==> inputs of build 50 <==
## JAM
module JAM (
input CLK,
input RST,
output reg [2:0] W,
output reg [2:0] J,
input [6:0] Cost,
output reg [3:0] MatchCount,
output reg [9:0] MinCost,
output reg Valid );
clock: 12.4 ns
lec_check: 0
abc_area: 0
cap_margin: 20
cell_pad_in_sites_detail_placement: 0
core_aspect_ratio: 0.5
core_margin: 9
core_utilization: 57
cts_cluster_diameter: 376
cts_cluster_size: 96
place_density_lb_addon: 0.05
setup_slack_margin: 0.32
slew_margin: 5
tns_end_percent: 80
run.sh (not shown) runs the stock make flow with config.mk's settings and CLKGATE_MAP_FILE=.
==> inputs of build 17, as changes to build 50 <==
- ABC_AREA: 0 -> 1
- CORE_ASPECT_RATIO: 0.5 -> 0.81
- CORE_MARGIN: 9 -> 2
- CORE_UTILIZATION: 57 -> 68
- CTS_CLUSTER_DIAMETER: 376 -> 95
- CTS_CLUSTER_SIZE: 96 -> unset
- PLACE_DENSITY_LB_ADDON: 0.05 -> unset
==> flow/constraint.sdc (replaced) <==
create_clock -name core_clock -period 17.4 [get_ports {CLK}]
set_input_delay 3.4800 -clock core_clock [delete_from_list [all_inputs] [get_ports {CLK}]]
set_output_delay 3.4800 -clock core_clock [all_outputs]
set_load 0.01 [all_outputs]
==> inputs of trial 51, as changes to build 50 <==
- CELL_PAD_IN_SITES_DETAIL_PLACEMENT: 0 -> 2
- CORE_ASPECT_RATIO: 0.5 -> 0.81
- CORE_UTILIZATION: 57 -> 17
- CTS_CLUSTER_DIAMETER: 376 -> 328
- CTS_CLUSTER_SIZE: 96 -> 95
- GPL_ROUTABILITY_DRIVEN: unset -> 1
- GPL_TIMING_DRIVEN: unset -> 0
- HOLD_SLACK_MARGIN: unset -> 0.05
- MIN_ROUTING_LAYER: unset -> met2
- PLACE_DENSITY_LB_ADDON: 0.05 -> 0.25
- SETUP_SLACK_MARGIN: 0.32 -> 1.93
- SLEW_MARGIN: 5 -> 30
==> out/metrics.cfg <==
[run_status]
status=failed layout checks
so.violations=setup timing

[final_timing]
worstMarginPinSlew_ps=1040
setup_viol=32
worst_slack_ps=-2070

[clocking]
cts_resized=188

[worst_hold_path]
hold_depth=1

[power_and_ir_drop]
p_seq_share_pct=35.5

the above is filed under trial 51

==> out/metrics.cfg <==
[run_status]
status=no timing/DRC/antenna violations

[clocking]
clk_pin_slew_ps=70
cts_sinks=78
cts_resized=0

[final_timing]
setup_viol=0
worstMarginPinSlew_ps=1270
worst_slack_ps=4430

[power_and_ir_drop]
p_seq_share_pct=39.8
comb-power_mw=0.131

[setup_path]
worst-path-buf-inv=3

[global_routing]
grt_pass1_wl_mm=52.9

[worst_hold_path]
hold_depth=0

[run]
warnings=28

the above is filed under build 17

==> out/metrics.cfg <==
[clocking]
ctsRootBufferMaster=clkbuf_16
cts_resized=109

[final_timing]
setup_viol=32
worst_slack_ps=-1760
worstMarginPinSlew_ps=1170

[global_routing]
grt-ovfl-total=0

[run_status]
status=failed layout checks
so.violations=setup timing

[logic_synthesis]
synthTopCellsByCount=nand2_1, nor2_1, ha_1

[worst_hold_path]
hold_depth=1

[power_and_ir_drop]
p_seq_share_pct=38.0

the above is filed under build 50


========
==> 10-02: inputs <==
JAM again, from the RTL that the note above started with.
// JAM
module JAM (
input CLK,
input RST,
output reg [2:0] W,
output reg [2:0] J,
input [6:0] Cost,
output reg [3:0] MatchCount,
output reg [9:0] MinCost,
output reg Valid );
clock: 6.24 ns
lec_check: 0
cap_margin: 20
core_margin: 2
core_utilization: 72
cts_cluster_diameter: 394
cts_cluster_size: 64
place_density_lb_addon: 0.0
setup_slack_margin: 1.82
slew_margin: 40
==> 11-18 (differences from 10-02) <==
- ABC_AREA: not set -> 1
- CTS_CLUSTER_DIAMETER: 394 -> not set
- CTS_CLUSTER_SIZE: 64 -> 10
- HOLD_SLACK_MARGIN: not set -> 0.3
- PLACE_DENSITY: not set -> 0.38
- PLACE_DENSITY_LB_ADDON: 0.0 -> not set
- SETUP_SLACK_MARGIN: 1.82 -> 4.33
- SLEW_MARGIN: 40 -> 20
- TNS_END_PERCENT: not set -> 10
==> flow/constraint.sdc (replaced) <==
create_clock -name core_clock -period 15.4 [get_ports {CLK}]
set_input_delay 3.0800 -clock core_clock [delete_from_list [all_inputs] [get_ports {CLK}]]
set_output_delay 3.0800 -clock core_clock [all_outputs]
set_load 0.01 [all_outputs]
==> 02-27 (differences from 10-02) <==
- CORE_UTILIZATION: 72 -> 61
- CTS_CLUSTER_DIAMETER: 394 -> not set
- CTS_CLUSTER_SIZE: 64 -> not set
- PLACE_DENSITY_LB_ADDON: 0.0 -> not set
- SETUP_SLACK_MARGIN: 1.82 -> not set
- SLEW_MARGIN: 40 -> 20
==> flow/constraint.sdc (replaced) <==
create_clock -name core_clock -period 15.5 [get_ports {CLK}]
set_input_delay 3.1000 -clock core_clock [delete_from_list [all_inputs] [get_ports {CLK}]]
set_output_delay 3.1000 -clock core_clock [all_outputs]
set_load 0.01 [all_outputs]
==> GITHUB_STEP_SUMMARY <==
### Flow metrics

| Metric | Value |
|---|---|
| Result of the run | `finished clean` |
| Post-DP HPWL | `23,100 um` |
| Top area cell types | `dfrtp_1 15%, nand2_1 14%, ha_1 9.9%` |
| Mapped cell area | `8990 um2` |
| Core footprint | `12,100 um2` |
(the above is from 11-18)
==> GITHUB_STEP_SUMMARY <==
### Flow metrics

| Metric | Value |
|---|---|
| Result of the run | `finished clean` |
| Mapped cell area | `9210 um2` |
| Post-DP HPWL | `25,400 um` |
| Core footprint | `14,600 um2` |
(the above is from 02-27)
==> GITHUB_STEP_SUMMARY <==
## Implementation flow summary

| Metric | Value |
|---|---|
| Top area cell types | `dfrtp_1 15%, ha_1 9.6%, dfstp_2 6.6%` |
| Error msg | `[ERROR DPL-0038] Utilization greater than 100%, impossible to legalize` |
| Failed at | `clock tree synthesis (4_1_cts)` |
| Mapped cell area | `9210 um2` |
| Result of the run | `aborted with a tool error` |
| Core footprint | `12,600 um2` |
| Post-DP HPWL | `35,700 um` |
(the above is from 10-02)
